== run 1 ==
## cpu
module cpu(
    input clk,
    input reset,
    output [7:0] address,
    input [7:0] from_memory,
    output write,
    output [7:0] to_memory
);
clock: 7.0 ns
lec_check: 0
abc_area: 1
cap_margin: 10
cell_pad_in_sites_detail_placement: 1
cell_pad_in_sites_global_placement: 2
core_aspect_ratio: 0.53
core_margin: 8
core_utilization: 40
cts_cluster_diameter: 306
gpl_routability_driven: 0
place_density: 0.62
slew_margin: 20
run.sh (not shown) runs the stock make flow with config.mk's settings and CLKGATE_MAP_FILE=.
What run 2 does differently from run 1 at the input level:
- GPL_ROUTABILITY_DRIVEN: 0 -> unset
- PLACE_DENSITY: 0.62 -> unset
- CELL_PAD_IN_SITES_GLOBAL_PLACEMENT: 2 -> unset
- CORE_ASPECT_RATIO: 0.53 -> unset
- CORE_MARGIN: 8 -> 2
- CELL_PAD_IN_SITES_DETAIL_PLACEMENT: 1 -> unset
- CTS_CLUSTER_DIAMETER: 306 -> unset
- CAP_MARGIN: 10 -> 20
- ABC_AREA: 1 -> unset
- the clock period (ns, I/O delays scaled along): 7.0 -> 6.25
### Flow results
- Run 2 has synthesized cell count below what run 1 had.
- Against run 1, run 2 comes in 0.35 points higher on fraction of the mapped netlist area in adder cells.
- Summary: with run 1 as the reference, final design area excluding fillers in run 2 moved down by a little under 10%.
- Final cell count (run 2 over run 1): decrease, 506
--- input diff run 2..run 3 ---
- CTS_CLUSTER_SIZE now 40, previously not set
- CORE_UTILIZATION now 66, was 40
- the clock period (ns, I/O delays scaled along) now 5.0, was 6.25
[summary]
- Run 3 finished every stage; the final checks, however, were not passed, the failures being negative setup slack.
- Re core occupancy in the finished layout: run 2 and run 3 aren't equal, and the higher value belongs to run 3.
- Proportion of cell area occupied by registers was higher in run 2 than in run 3.
- Combinational share of cell area on run 3 is down relative to run 2.
- [compare] base=run 2 new=run 3: chip footprint went down 11000 µm²; number of storage elements in the synthesis netlist held; count of plain and timing-repair buffers in the layout went up 74; part of the power in registers went down 2.5 points.
- Summary of run 3 over run 2: number of antenna violations at the first check in global routing rose by 1; worst path setup slack after routing fell by 0.38 ns.
Inputs modified between run 3 and run 4:
- an added SETUP_SLACK_MARGIN of 0.51
- a change of CORE_UTILIZATION from 66 to 58
- a change of CTS_CLUSTER_SIZE from 40 to 99
- an added CELL_PAD_IN_SITES_GLOBAL_PLACEMENT of 1
- an added MIN_ROUTING_LAYER of met1
- an added PLACE_DENSITY_LB_ADDON of 0.15
- an added ABC_AREA of 0
- an added MAX_ROUTING_LAYER of met4
- a change of the clock period (ns, I/O delays scaled along) from 5.0 to 3.48
### Flow results
Run 4 finished all stages; layout check result: FAIL, due to negative setup slack.
Met2 usage in global routing: run 4 > run 3
| relative area change from synthesis to final layout | run 4 vs run 3 | 24 points higher |
The higher detailed-route wire length of run 4 and run 3 is in run 4.
When the final numbers for run 4 and run 3 were put side by side, the fraction of area in multi-input gates turned out to be greater in run 3.
Number of clock sinks: run 3 vs run 4 identical
Reported for run 4 and run 3, yosys stat chip area turned out identical to the last digit.
Clock edge transition at the registers on the reported setup and hold paths across run 4 and run 3: no real change.

---

cpu again, from the RTL that the note above started with.
Settings: LEC_CHECK=0, ABC_AREA=1, CAP_MARGIN=20, CELL_PAD_IN_SITES_GLOBAL_PLACEMENT=0, CORE_MARGIN=2, CORE_UTILIZATION=72, CTS_CLUSTER_DIAMETER=54, CTS_CLUSTER_SIZE=28, GPL_ROUTABILITY_DRIVEN=0, MAX_ROUTING_LAYER=met4, MIN_ROUTING_LAYER=met1, PLACE_DENSITY_LB_ADDON=0.15, SLEW_MARGIN=20; clock period 3.77 ns.
The first run did not get past global routing (5_1_grt) (GRT-0232).
Then changed:
ABC_AREA = not set   (was 1)
CELL_PAD_IN_SITES_GLOBAL_PLACEMENT = not set   (was 0)
CORE_UTILIZATION = 66   (was 72)
CTS_CLUSTER_DIAMETER = not set   (was 54)
CTS_CLUSTER_SIZE = not set   (was 28)
GPL_ROUTABILITY_DRIVEN = not set   (was 0)
MAX_ROUTING_LAYER = not set   (was met4)
MIN_ROUTING_LAYER = not set   (was met1)
PLACE_DENSITY_LB_ADDON = not set   (was 0.15)
clock period = 6.25 ns   (was 3.77 ns; I/O delays follow)
- The changed run produced a clean layout
- die size drops by 1.3%
- synthesized cell count drops by 31%
- area after synthesis drops by 9.5%
Then changed:
ABC_AREA = 1   (was not set)
CELL_PAD_IN_SITES_GLOBAL_PLACEMENT = 0   (was not set)
CORE_UTILIZATION = 72   (was 66)
CTS_CLUSTER_SIZE = 28   (was not set)
MAX_ROUTING_LAYER = met4   (was not set)
MIN_ROUTING_LAYER = met1   (was not set)
PLACE_DENSITY = 0.65   (was not set)
clock period = 3.77 ns   (was 6.25 ns; I/O delays follow)
This time the run ended with an error in global routing (5_1_grt) (GRT-0232).
Die area grows by about 1.3%.
Area after synthesis climbs by about 10%.
Synthesized cell count grows by 44%.
Then changed:
ABC_AREA = 0   (was 1)
CTS_CLUSTER_DIAMETER = 176   (was not set)
CTS_CLUSTER_SIZE = 99   (was 28)
PLACE_DENSITY = 0.41   (was 0.65)
SETUP_SLACK_MARGIN = -0.26   (was not set)
clock period = 3.48 ns   (was 3.77 ns; I/O delays follow)
The changed run aborted during clock tree synthesis (4_1_cts) (DPL-0038).
Die size came out lower by 9.3%.
Area after synthesis came out lower by 9.5%.
Synthesized cell count falls by 31%.
Power figures rest on the tool's default switching activity, not on a simulated workload.
